==> flow/design.v (excerpt) <==
module arkanoid_audio
(
	input                clk_48m,
	input                reset,       
	input          [9:0] sound_raw,   
	input                pause,
	input                vol_boost,
	output signed [15:0] sound
);
Settings: LEC_CHECK=0, CAP_MARGIN=5, CORE_MARGIN=2, CORE_UTILIZATION=70, CTS_CLUSTER_DIAMETER=26, SETUP_SLACK_MARGIN=3.41, SLEW_MARGIN=20; clock period 13.5 ns.
run.sh (not shown) runs the stock make flow with config.mk's settings and CLKGATE_MAP_FILE=.
The first run went through all stages and came out clean.
Rerun with:
Settings changed: ABC_AREA from default to 1, CAP_MARGIN 5 to 20, CORE_UTILIZATION 70 to 71, CTS_CLUSTER_DIAMETER 26 to default, CTS_CLUSTER_SIZE from default to 72, SETUP_SLACK_MARGIN 3.41 to 0.77.
Clock period 13.5 ns to 8.26 ns, I/O delays scaled along.
Effect:
- With this change the flow aborted during global routing, error GRT-0116
- die area climbs by about 2.3%
- area after synthesis climbs by about 4%
- synthesized cell count climbs by 15%
Rerun with:
Settings changed: ABC_AREA 1 to default, CORE_UTILIZATION 71 to 69, CTS_CLUSTER_SIZE 72 to default, SETUP_SLACK_MARGIN 0.77 to default.
Clock period 8.26 ns to 12.3 ns, I/O delays scaled along.
Outcome:
- The new run produced a clean layout
- die area goes down by 0.90%
- synthesized area goes down by 3.7%
- synthesized cell count goes down by 13%
Rerun with:
Settings changed: CORE_UTILIZATION 69 to 71.
Clock period 12.3 ns to 8.19 ns, I/O delays scaled along.
=>
- The changed run finished with negative setup slack left
- power increases by 54%
- wire length increases by 25%
- synthesized cell count does not change
- global-route usage increases by 6.6 points
- synthesized area is unchanged
- fmax increases by 5.0%
- via count increases by 17%
- clock-buffer cell count decreases by 1
- worst hold slack is about the same
- setup slack is worse by 3.6 ns
- non-clock buffer count increases by 305
Rerun with:
Settings changed: CORE_UTILIZATION 71 to 45.
Clock period 8.19 ns to 10.3 ns, I/O delays scaled along.
Effect: This time the run ran to the end with no violations; sequential power shrinks by about a fifth; final area shrinks by roughly a tenth; routed wire length shrinks by about a fifth; hold slack barely changes; critical path depth grows by 1; first-iteration DRC count shrinks by well over a third; clock-buffer cell count is unchanged; power shrinks by about a fifth; non-clock buffer count shrinks by 295; utilization shrinks by 38 points.
Rerun with:
Settings changed: CORE_UTILIZATION 45 to 67, CTS_CLUSTER_DIAMETER from default to 146, CTS_CLUSTER_SIZE from default to 18, SETUP_SLACK_MARGIN from default to -1.74.
Clock period 10.3 ns to 20.0 ns, I/O delays scaled along.
The changed run completed with no timing, DRC or antenna violations.
Worst setup slack gets better by 9.3 ns.
Cell area decreases by 1.8%.
Routed wire length went down by 1.9%.
Die size falls by 32%.
Via count increases by 1.6%.
Total power goes down by 49%.
Worst hold slack loses 0.0034 ns.
Combinational power decreases by 49%.
Sequential share of layout area rose by 0.16 points.
Core utilization is higher by 23 points.
First-iteration DRC count went down by 8.9%.


The RTL this note starts from:
==> flow/design.v <==
module jt49_dcrm2 #(parameter sw=8) (
    input                clk,
    input                cen,
    input                rst,
    input         [sw-1:0]  din,
    output signed [sw-1:0]  dout
);
localparam dw=10;  
reg  signed [sw+dw:0] integ, exact, error;
reg  signed [sw:0] pre_dout;
reg signed [sw:0] q;
always @(*) begin
    exact = integ+error;
    q = exact[sw+dw:dw];
    pre_dout  = { 1'b0, din } - q;
end
assign dout = pre_dout[sw-1:0];
always @(posedge clk)
    if( rst ) begin
        integ <= {sw+dw+1{1'b0}};
        error <= {sw+dw+1{1'b0}};
    end else if( cen ) begin
        integ <= integ + pre_dout;  
        error <= exact-{q, {dw{1'b0}}};
    end
endmodule
module iir_1st_order
#(
	parameter COEFF_WIDTH = 18,
	parameter COEFF_SCALE = 15,
	parameter DATA_WIDTH  = 16,
	parameter COUNT_BITS  = 10
)
(
	input clk,
	input reset,
	input [COUNT_BITS - 1 : 0] div,
	input signed [COEFF_WIDTH - 1 : 0] A2, B1, B2,
   input signed [DATA_WIDTH - 1 :0] in,
   output [DATA_WIDTH - 1:0] out
);
	reg signed [DATA_WIDTH-1:0] x0,x1,y0;
	reg signed [DATA_WIDTH + COEFF_WIDTH - 1 : 0] out32;
	reg [COUNT_BITS - 1:0] count;
	assign out = y0;
	always @ (*) begin
		out32 <= (B1*x0 + B2*x1) - A2*y0;  
	end
	always @ (posedge clk) begin
		if(reset) begin
			count <= 0;
			x0 <= 0;
			x1 <= 0;
			y0 <= 0;
		end
		else begin
			count <= count + 1'd1;
			if (count == div - 1) begin
					count <= 0;
					y0 <= {out32[DATA_WIDTH + COEFF_WIDTH - 1] , out32[COEFF_SCALE + DATA_WIDTH - 2 : COEFF_SCALE]};
					x1 <= x0;
					x0 <= in;
			end
		end
	end
endmodule  
module iir_2nd_order
#(
	parameter COEFF_WIDTH = 18,
	parameter COEFF_SCALE = 14,
	parameter DATA_WIDTH  = 16,
	parameter COUNT_BITS  = 10
)
(
	input clk,
	input reset,
	input [COUNT_BITS - 1 : 0] div,
	input signed [COEFF_WIDTH - 1 : 0] A2, A3, B1, B2, B3,
   input signed [DATA_WIDTH - 1 : 0] in,
   output [DATA_WIDTH - 1 : 0] out
);
	reg signed [DATA_WIDTH-1 : 0] x0,x1,x2;
	reg signed [DATA_WIDTH-1 : 0] y0,y1;
	reg signed [(DATA_WIDTH + COEFF_WIDTH - 1) : 0] out32;
	reg [COUNT_BITS : 0] count;
	assign out = y0;
	always @ (*) begin
		out32 <= (B1*x0 + B2*x1 + B3*x2) - (A2*y0 + A3*y1);  
	end
	always @ (posedge clk) begin
		if(reset) begin
			count <=  0;
			x0 <= 0;
			x1 <= 0;
			x2 <= 0;
			y0 <= 0;
			y1 <= 0; 
		end
		else begin
			count <= count + 1'd1;
			if (count == div - 1) begin
					count <= 0;
					y1 <= y0;
					y0 <= {out32[DATA_WIDTH + COEFF_WIDTH - 1] , out32[(DATA_WIDTH + COEFF_SCALE - 2) : COEFF_SCALE]};
					x2 <= x1;
					x1 <= x0;
					x0 <= in;
			end
		end
	end
endmodule  
module arkanoid_lpf(
	input clk,
	input reset,
	input signed [15:0] in,
	output signed [15:0] out);
	wire [9:0] div = 10'd256;  
	wire signed [17:0] A2;
	wire signed [17:0] B2;
	wire signed [17:0] B1;
	wire signed [15:0] audio_post_lpf1;
	assign A2 = -18'd18211;
	assign B1 = 18'd7278;
	assign B2 = 18'd7278;
	iir_1st_order lpf6db(.clk(clk),
								.reset(reset),
								.div(div),
								.A2(A2),
								.B1(B1),
								.B2(B2),
								.in(in),
								.out(audio_post_lpf1)); 
	assign out = audio_post_lpf1;
endmodule
module arkanoid_audio
(
	input                clk_48m,
	input                reset,       
	input          [9:0] sound_raw,   
	input                pause,
	input                vol_boost,
	output signed [15:0] sound
);
reg [8:0] div;
always @(posedge clk_48m) begin
	if(!reset)
		div <= 9'd0;
	else
		div <= div + 9'd1;
end
wire dcrm_cen = !div;
wire signed [15:0] sound_dcrm;
jt49_dcrm2 #(16) dcrm
(
	.clk(clk_48m),
	.cen(dcrm_cen),
	.rst(~reset),
	.din({5'd0, sound_raw}),
	.dout(sound_dcrm)
);
wire signed [15:0] sound_filtered;
arkanoid_lpf lpf
(
	.clk(clk_48m),
	.reset(~reset),
	.in(sound_dcrm),
	.out(sound_filtered)
);
assign sound = pause ? 16'd0 : vol_boost ? (sound_filtered <<< 16'd5) : (sound_filtered <<< 16'd4);
endmodule
Settings: LEC_CHECK=0, CAP_MARGIN=20, CORE_MARGIN=2, CORE_UTILIZATION=60, SETUP_SLACK_MARGIN=3.16, SLEW_MARGIN=20; clock period 13.3 ns.
The first run finished with timing, DRC and antenna clean.
Edit:
--- a/flow/config.mk
+++ b/flow/config.mk
@@ -8,5 +8,4 @@
 export CAP_MARGIN = 20
 export CORE_MARGIN = 2
-export CORE_UTILIZATION = 60
-export SETUP_SLACK_MARGIN = 3.16
+export CORE_UTILIZATION = 40
 export SLEW_MARGIN = 20
==> flow/constraint.sdc (replaced) <==
create_clock -name core_clock -period 10.3 [get_ports {clk_48m}]
set_input_delay 2.0600 -clock core_clock [delete_from_list [all_inputs] [get_ports {clk_48m}]]
set_output_delay 2.0600 -clock core_clock [all_outputs]
set_load 0.01 [all_outputs]
After rerunning: First-iteration DRC count grows by 1.0%. Hold slack gets better by 0.0040 ns. Clock skew fell by 0.0048 ns. Global-route usage is lower by 9.5 points. Non-clock buffer count does not change. Critical path depth rises by 3. Power rose by 26%.
Edit:
--- a/flow/config.mk
+++ b/flow/config.mk
@@ -8,4 +8,7 @@
 export CAP_MARGIN = 20
 export CORE_MARGIN = 2
-export CORE_UTILIZATION = 40
+export CORE_UTILIZATION = 67
+export CTS_CLUSTER_DIAMETER = 264
+export CTS_CLUSTER_SIZE = 99
+export SETUP_SLACK_MARGIN = -1.74
 export SLEW_MARGIN = 20
==> flow/constraint.sdc (replaced) <==
create_clock -name core_clock -period 20.0 [get_ports {clk_48m}]
set_input_delay 4.0000 -clock core_clock [delete_from_list [all_inputs] [get_ports {clk_48m}]]
set_output_delay 4.0000 -clock core_clock [all_outputs]
set_load 0.01 [all_outputs]
After rerunning: The changed run completed with no timing, DRC or antenna violations; routed wire length went down by 2.9%; count of clock-buffer cells in the layout went up by 2; clock power went down by about 50%.
Power figures rest on the tool's default switching activity, not on a simulated workload.
